## Viterbi
module Viterbi(Dx, Rx, oen, rxrdy, clock, seqrdy,reset
    );
Size in the first run: ~2000 cells after synthesis, roughly 8 I/O pins.
clock: 2.48 ns
lec_check: 0
abc_area: 1
cap_margin: 20
core_aspect_ratio: 0.5
core_margin: 2
core_utilization: 72
cts_cluster_diameter: 375
cts_cluster_size: 95
place_density: 0.39
setup_slack_margin: 0.53
slew_margin: 20
run.sh (not shown) runs the stock make flow with config.mk's settings and CLKGATE_MAP_FILE=.
The baseline aborted during 4_1_cts.
Edit:
==> flow/config.mk (replaced) <==
export PLATFORM = sky130hd
export DESIGN_NAME = Viterbi
export DESIGN_NICKNAME = Viterbi
export VERILOG_FILES = /design/flow/design.v
export SDC_FILE = /design/flow/constraint.sdc
export NUM_CORES = 4
export LEC_CHECK = 0
export CAP_MARGIN = 20
export CORE_MARGIN = 2
export CORE_UTILIZATION = 52
export SLEW_MARGIN = 20
==> flow/constraint.sdc (replaced) <==
create_clock -name core_clock -period 3.79 [get_ports {clock}]
set_input_delay 0.7580 -clock core_clock [delete_from_list [all_inputs] [get_ports {clock}]]
set_output_delay 0.7580 -clock core_clock [all_outputs]
set_load 0.01 [all_outputs]
This time the run finished but fails on setup timing; die area climbs by about 40%; synthesized area increases by 3.5%; synthesized cell count falls by 19%.
Edit:
--- a/flow/config.mk
+++ b/flow/config.mk
@@ -7,5 +7,8 @@
 export LEC_CHECK = 0
+export ABC_AREA = 1
 export CAP_MARGIN = 20
 export CORE_MARGIN = 2
-export CORE_UTILIZATION = 52
+export CORE_UTILIZATION = 72
+export CTS_CLUSTER_SIZE = 83
+export PLACE_DENSITY_LB_ADDON = 0.27
 export SLEW_MARGIN = 20
==> flow/constraint.sdc (replaced) <==
create_clock -name core_clock -period 7.77 [get_ports {clock}]
set_input_delay 1.5540 -clock core_clock [delete_from_list [all_inputs] [get_ports {clock}]]
set_output_delay 1.5540 -clock core_clock [all_outputs]
set_load 0.01 [all_outputs]
Effect:
- The changed run finished clean
- die area decreases by 30%
- setup slack gets better by 4400 ps
- cell count decreases by 4.3%
- synthesized cell count increases by 23%
- critical path depth increases by 6
- first-iteration DRC count increases by 52%
- hold slack gets better by 6.8 ps
Edit:
--- a/flow/config.mk
+++ b/flow/config.mk
@@ -9,5 +9,5 @@
 export CAP_MARGIN = 20
-export CORE_MARGIN = 2
-export CORE_UTILIZATION = 72
-export CTS_CLUSTER_SIZE = 83
+export CORE_MARGIN = 8
+export CORE_UTILIZATION = 40
+export MIN_ROUTING_LAYER = met2
 export PLACE_DENSITY_LB_ADDON = 0.27
==> flow/constraint.sdc (replaced) <==
create_clock -name core_clock -period 8.0 [get_ports {clock}]
set_input_delay 1.6000 -clock core_clock [delete_from_list [all_inputs] [get_ports {clock}]]
set_output_delay 1.6000 -clock core_clock [all_outputs]
set_load 0.01 [all_outputs]
Effect: The new run finished clean; via count increases by 36%; non-clock buffer count increases by 10; design area increases by 2.1%.

========
Starting RTL as in the previous note.
==> flow/config.mk <==
export PLATFORM = sky130hd
export DESIGN_NAME = Viterbi
export DESIGN_NICKNAME = Viterbi
export VERILOG_FILES = /design/flow/design.v
export SDC_FILE = /design/flow/constraint.sdc
export NUM_CORES = 4
export LEC_CHECK = 0
export CAP_MARGIN = 20
export CORE_MARGIN = 2
export CORE_UTILIZATION = 72
export CTS_CLUSTER_DIAMETER = 382
export CTS_CLUSTER_SIZE = 10
export SETUP_SLACK_MARGIN = 2.58
export SLEW_MARGIN = 20
export TNS_END_PERCENT = 5
==> flow/constraint.sdc <==
create_clock -name core_clock -period 8.67 [get_ports {clock}]
set_input_delay 1.7340 -clock core_clock [delete_from_list [all_inputs] [get_ports {clock}]]
set_output_delay 1.7340 -clock core_clock [all_outputs]
set_load 0.01 [all_outputs]
The starting point completed with no timing, DRC or antenna violations.
Edit:
ABC_AREA = 1   (was unset)
CTS_CLUSTER_DIAMETER = unset   (was 382)
CTS_CLUSTER_SIZE = unset   (was 10)
PLACE_DENSITY_LB_ADDON = 0.2   (was unset)
SETUP_SLACK_MARGIN = 1.81   (was 2.58)
TNS_END_PERCENT = unset   (was 5)
clock period = 7.79 ns   (was 8.67 ns; I/O delays follow)
What happened: With this change the flow died in global routing on GRT-0232. Die size shrinks by 3.3%. Synthesized cell count goes up by 23%. Area after synthesis drops by 3.3%.
Edit:
CORE_ASPECT_RATIO = 0.99   (was unset)
CTS_CLUSTER_DIAMETER = 72   (was unset)
CTS_CLUSTER_SIZE = 15   (was unset)
MAX_ROUTING_LAYER = met4   (was unset)
SETUP_SLACK_MARGIN = unset   (was 1.81)
SLEW_MARGIN = 40   (was 20)
clock period = 7.09 ns   (was 7.79 ns; I/O delays follow)
Outcome: This time the run reached the layout checks and failed them: setup timing. Synthesized area does not change. Die size barely changes. Synthesized cell count stays the same.
Edit:
CAP_MARGIN = 5   (was 20)
CTS_CLUSTER_DIAMETER = 348   (was 72)
CTS_CLUSTER_SIZE = 57   (was 15)
PLACE_DENSITY_LB_ADDON = 0.01   (was 0.2)
SETUP_SLACK_MARGIN = 1.91   (was unset)
clock period = 7.45 ns   (was 7.09 ns; I/O delays follow)
Outcome:
- The new run failed in global routing
- synthesized cell count stays the same
- area after synthesis does not change
- die area stays the same

========
Starting RTL as in the previous note.
==> flow/config.mk <==
export PLATFORM = sky130hd
export DESIGN_NAME = Viterbi
export DESIGN_NICKNAME = Viterbi
export VERILOG_FILES = /design/flow/design.v
export SDC_FILE = /design/flow/constraint.sdc
export NUM_CORES = 4
export LEC_CHECK = 0
export ABC_AREA = 1
export CAP_MARGIN = 20
export CELL_PAD_IN_SITES_GLOBAL_PLACEMENT = 1
export CORE_MARGIN = 2
export CORE_UTILIZATION = 68
export CTS_CLUSTER_SIZE = 25
export GPL_ROUTABILITY_DRIVEN = 0
export HOLD_SLACK_MARGIN = -0.09
export MAX_ROUTING_LAYER = met4
export MIN_ROUTING_LAYER = met2
export PLACE_DENSITY_LB_ADDON = 0.07
export SETUP_SLACK_MARGIN = 0.55
export SLEW_MARGIN = 25
==> flow/constraint.sdc <==
create_clock -name core_clock -period 8.85 [get_ports {clock}]
set_input_delay 1.7700 -clock core_clock [delete_from_list [all_inputs] [get_ports {clock}]]
set_output_delay 1.7700 -clock core_clock [all_outputs]
set_load 0.01 [all_outputs]
The first run never finished: it broke off in global placement without I/O (3_1_place_gp_skip_io).
Edit:
==> flow/config.mk (replaced) <==
export PLATFORM = sky130hd
export DESIGN_NAME = Viterbi
export DESIGN_NICKNAME = Viterbi
export VERILOG_FILES = /design/flow/design.v
export SDC_FILE = /design/flow/constraint.sdc
export NUM_CORES = 4
export LEC_CHECK = 0
export ABC_AREA = 1
export CAP_MARGIN = 30
export CORE_MARGIN = 2
export CORE_UTILIZATION = 68
export CTS_CLUSTER_SIZE = 25
export MAX_ROUTING_LAYER = met5
export SETUP_SLACK_MARGIN = 0.21
export SLEW_MARGIN = 10
With this change the flow finished clean.
Synthesized area is unchanged.
Die size is unchanged.
Synthesized cell count stays the same.
Edit:
==> flow/config.mk (replaced) <==
export PLATFORM = sky130hd
export DESIGN_NAME = Viterbi
export DESIGN_NICKNAME = Viterbi
export VERILOG_FILES = /design/flow/design.v
export SDC_FILE = /design/flow/constraint.sdc
export NUM_CORES = 4
export LEC_CHECK = 0
export CAP_MARGIN = 20
export CORE_MARGIN = 2
export CORE_UTILIZATION = 72
export PLACE_DENSITY = 0.4
export SLEW_MARGIN = 20
==> flow/constraint.sdc (replaced) <==
create_clock -name core_clock -period 6.57 [get_ports {clock}]
set_input_delay 1.3140 -clock core_clock [delete_from_list [all_inputs] [get_ports {clock}]]
set_output_delay 1.3140 -clock core_clock [all_outputs]
set_load 0.01 [all_outputs]
This time the run aborted during clock tree synthesis (4_1_cts) with DPL-0033; synthesized area came out higher by 3.5%; die size goes down by 2.2%; synthesized cell count fell by 19%.
Edit:
--- a/flow/config.mk
+++ b/flow/config.mk
@@ -7,2 +7,3 @@
 export LEC_CHECK = 0
+export ABC_AREA = 1
 export CAP_MARGIN = 20
@@ -10,3 +11,6 @@
 export CORE_UTILIZATION = 72
-export PLACE_DENSITY = 0.4
+export CTS_CLUSTER_DIAMETER = 395
+export CTS_CLUSTER_SIZE = 95
+export PLACE_DENSITY = 0.39
+export SETUP_SLACK_MARGIN = 0.62
 export SLEW_MARGIN = 20
==> flow/constraint.sdc (replaced) <==
create_clock -name core_clock -period 2.62 [get_ports {clock}]
set_input_delay 0.5240 -clock core_clock [delete_from_list [all_inputs] [get_ports {clock}]]
set_output_delay 0.5240 -clock core_clock [all_outputs]
set_load 0.01 [all_outputs]
What happened: With this change the flow did not get past global routing (5_1_grt). Die area went down by a few percent. Area after synthesis falls by a few percent. Synthesized cell count went up by a quarter to a third.

========
== main ==
Viterbi again, from the RTL that the note above started with.
make LEC_CHECK=0 CAP_MARGIN=40 CELL_PAD_IN_SITES_DETAIL_PLACEMENT=0 CORE_MARGIN=2 CORE_UTILIZATION=16 GPL_ROUTABILITY_DRIVEN=1 GPL_TIMING_DRIVEN=0 MIN_ROUTING_LAYER=met2 PLACE_DENSITY=0.91 SETUP_SLACK_MARGIN=-0.89 SLEW_MARGIN=0 finish   # period 12.8 ns
Modified inputs, the feature branch compared to main
- CTS_CLUSTER_DIAMETER newly set to 387
- CTS_CLUSTER_SIZE newly set to 98
- SETUP_SLACK_MARGIN removed (was -0.89)
- SLEW_MARGIN changed from 0 to 20
- GPL_TIMING_DRIVEN removed (was 0)
- CORE_UTILIZATION changed from 16 to 72
- CAP_MARGIN changed from 40 to 20
- CELL_PAD_IN_SITES_DETAIL_PLACEMENT removed (was 0)
- MIN_ROUTING_LAYER removed (was met2)
- PLACE_DENSITY changed from 0.91 to 0.38
- GPL_ROUTABILITY_DRIVEN removed (was 1)
- the clock period (ns, I/O delays scaled along) changed from 12.8 to 5.77
Notes after the runs:
- main: flow completed, timing, DRC and antenna clean
- The feature branch failed in 5_1_grt with GRT-0232.
- Chip height: the feature branch < main
- Delta (the feature branch minus main): number of distinct library cells after synthesis shows no meaningful change; half-perimeter wire length after detailed placement shows an increase of about 2.4%; core utilization before placement shows an increase of 57 points.
- What the feature branch reported for die size has to be multiplied by 4.4 to get the figure for main.
- From main to the feature branch, hold buffer count at CTS did not move at all.
- Global placer's final weighted congestion, main and the feature branch: larger value in main
- From main to the feature branch, area after synthesis did not move at all.
